==> v21 <==
==> flow/design.v <==
		module cordic_vec(clk,a0,b0,r,ang);
input signed[15:0]a0,b0;
input clk;
  output signed [15:0]r,ang;
  wire signed [15:0] a1,a2,a3,a4,a5,a6,a7,a8,a9,a10,a11,a12,a13,a14,a15,a16;
  wire signed [15:0] b1,b2,b3,b4,b5,b6,b7,b8,b9,b10,b11,b12,b13,b14,b15,b16;
  wire signed [15:0] angle_x1,angle_x2,angle_x3,angle_x4,angle_x5,angle_x6,angle_x7,angle_x8,angle_x9,angle_x10,angle_x11,angle_x12,angle_x13,angle_x14,angle_x15,angle_x16;
wire signed [15:0] v = 16'd0607;
  vec k1(clk,a0,b0,b0,4'b0,16'b0,a1,b1,angle_x1);
  vec k2(clk,a1,b1,b1,4'd1,angle_x1,a2,b2,angle_x2);
  vec k3(clk,a2,b2,b2,4'd2,angle_x2,a3,b3,angle_x3);
  vec k4(clk,a3,b3,b3,4'd3,angle_x3,a4,b4,angle_x4);
  vec k5(clk,a4,b4,b4,4'd4,angle_x4,a5,b5,angle_x5);
  vec k6(clk,a5,b5,b5,4'd5,angle_x5,a6,b6,angle_x6);
  vec k7(clk,a6,b6,b6,4'd6,angle_x6,a7,b7,angle_x7);
  vec k8(clk,a7,b7,b7,4'd7,angle_x7,a8,b8,angle_x8);
  vec k9(clk,a8,b8,b8,4'd8,angle_x8,a9,b9,angle_x9);
  vec k10(clk,a9,b9,b9,4'd9,angle_x9,a10,b10,angle_x10);
  vec k11(clk,a10,b10,b10,4'd10,angle_x10,a11,b11,angle_x11);
  vec k12(clk,a11,b11,b11,4'd11,angle_x11,a12,b12,angle_x12);
  vec k13(clk,a12,b12,b12,4'd12,angle_x12,a13,b13,angle_x13);
  vec k14(clk,a13,b13,b13,4'd13,angle_x13,a14,b14,angle_x14);
  vec k15(clk,a14,b14,b14,4'd14,angle_x14,a15,b15,angle_x15);
  vec k16(clk,a15,b15,b15,4'd15,angle_x15,a16,b16,angle_x16);
assign  r=v*a16/1000;
assign ang=angle_x16;
endmodule
  module vec(clk,a,b,z,i,angle_y,af,bf,angle_x);
    input signed [15:0]a,b,angle_y,z;
  input clk;
  input [3:0]i;
  output reg signed [15:0]af,bf,angle_x;
    wire [15:0]angle[15:0];
  assign angle[0]=16'd45000;
  assign angle[1]=16'd26570;
  assign angle[2]=16'd14040;
  assign angle[3]=16'd7130;
  assign angle[4]=16'd3580;
  assign angle[5]=16'd1790;
  assign angle[6]=16'd0895;
  assign angle[7]=16'd0448;
  assign angle[8]=16'd0224;
  assign angle[9]=16'd0112;
  assign angle[10]=16'd0056;
  assign angle[11]=16'd0028;
  assign angle[12]=16'd0013;
  assign angle[13]=16'd0007;
  assign angle[14]=16'd0003;
  assign angle[15]=16'd0001;
  always@(posedge clk)
    begin
      if(z < 0)  
   begin
     af<= a - (b>>>i);
     bf<= b + (a>>>i);
     angle_x<=angle_y-angle[i];
     end
  else
    begin
      af<=a+(b>>>i);
      bf<=b-(a>>>i);
      angle_x<=angle_y+angle[i];
      end
    end 
endmodule
==> flow/run.sh <==
#!/bin/bash
# the make line also repeats each setting of config.mk as NAME=value (left out here)
make -C /OpenROAD-flow-scripts/flow DESIGN_CONFIG=/design/flow/config.mk WORK_HOME=/design/flow/orfs CLKGATE_MAP_FILE= finish
==> flow/config.mk <==
export PLATFORM = sky130hd
export DESIGN_NAME = cordic_vec
export DESIGN_NICKNAME = cordic_vec
export VERILOG_FILES = /design/flow/design.v
export SDC_FILE = /design/flow/constraint.sdc
export NUM_CORES = 4
export LEC_CHECK = 0
export ABC_AREA = 1
export CAP_MARGIN = 20
export CORE_MARGIN = 2
export CORE_UTILIZATION = 71
export CTS_CLUSTER_DIAMETER = 223
export SLEW_MARGIN = 20
==> flow/constraint.sdc <==
create_clock -name core_clock -period 16.7 [get_ports {clk}]
set_input_delay 3.3400 -clock core_clock [delete_from_list [all_inputs] [get_ports {clk}]]
set_output_delay 3.3400 -clock core_clock [all_outputs]
set_load 0.01 [all_outputs]
==> v1 (differences from v21) <==
--- a/flow/config.mk
+++ b/flow/config.mk
@@ -6,8 +6,6 @@
 export NUM_CORES = 4
 export LEC_CHECK = 0
-export ABC_AREA = 1
 export CAP_MARGIN = 20
 export CORE_MARGIN = 2
-export CORE_UTILIZATION = 71
-export CTS_CLUSTER_DIAMETER = 223
+export CORE_UTILIZATION = 66
 export SLEW_MARGIN = 20
==> flow/constraint.sdc (replaced) <==
create_clock -name core_clock -period 25.8 [get_ports {clk}]
set_input_delay 5.1600 -clock core_clock [delete_from_list [all_inputs] [get_ports {clk}]]
set_output_delay 5.1600 -clock core_clock [all_outputs]
set_load 0.01 [all_outputs]
==> v15 (differences from v21) <==
--- a/flow/config.mk
+++ b/flow/config.mk
@@ -9,5 +9,7 @@
 export CAP_MARGIN = 20
 export CORE_MARGIN = 2
-export CORE_UTILIZATION = 71
-export CTS_CLUSTER_DIAMETER = 223
+export CORE_UTILIZATION = 72
+export CTS_CLUSTER_DIAMETER = 234
+export CTS_CLUSTER_SIZE = 10
+export PLACE_DENSITY = 0.4
 export SLEW_MARGIN = 20
==> flow/constraint.sdc (replaced) <==
create_clock -name core_clock -period 18.3 [get_ports {clk}]
set_input_delay 3.6600 -clock core_clock [delete_from_list [all_inputs] [get_ports {clk}]]
set_output_delay 3.6600 -clock core_clock [all_outputs]
set_load 0.01 [all_outputs]
==> notes <==
v1 passed the timing, design-rule and antenna checks. v21 ran to the end with violations: negative setup slack. v15 reached the layout checks and failed them: negative setup slack. Between v1 and v15, the lower clock skew is in v15 (gap 6.4 ps). Utilization, lowest first: v1, v15, v21. Synthesized area is about the same in v21 and v1. Hold slack, lowest first: v21, v1, v15. Flip-flop count is the same in v15 and v1. Sequential share of layout area, highest first: v1, v15, v21. Against v21, the first-iteration DRC count of v1 is larger by 11%.
==> figures <==
                                                                                         v15                       v1                         v21
Worst hold endpoint                                                   k10.angle_x[3]$_DFF_P_   k11.angle_x[1]$_DFF_P_       k8.angle_x[1]$_DFF_P_
Compound-gate portion of the synthesized area                                          12.7%                    20.5%                       12.7%
Critical path fanouts, max                                                                 7                       14                           7
Detailed route wirelength on metal3                                                  4390 um                  4130 um                     4700 um
Status                                                            complete, but fails checks  complete, no violations  complete, but fails checks
Layout check failures                                                   negative setup slack                        -        negative setup slack
Number of CTS-inserted buffers                                                            79                       76                          73
Final weighted congestion of routability-driven global placement                       0.927                    0.919                       0.922
TritonRoute pass-1 iters                                                                   5                        5                           6
Instance count of the mapped netlist                                                    6775                     6109                        6775
Post-route clock period utilization                                                     104%                    96.7%                        114%
Highest metal layer with signal wires                                                   met5                     met4                        met5
Crit path to                                                                           r[10]                    r[12]                       r[10]
Die height                                                                            278 um                   291 um                      280 um
Global-route wire length before repair                                             203000 um                191000 um                   207000 um
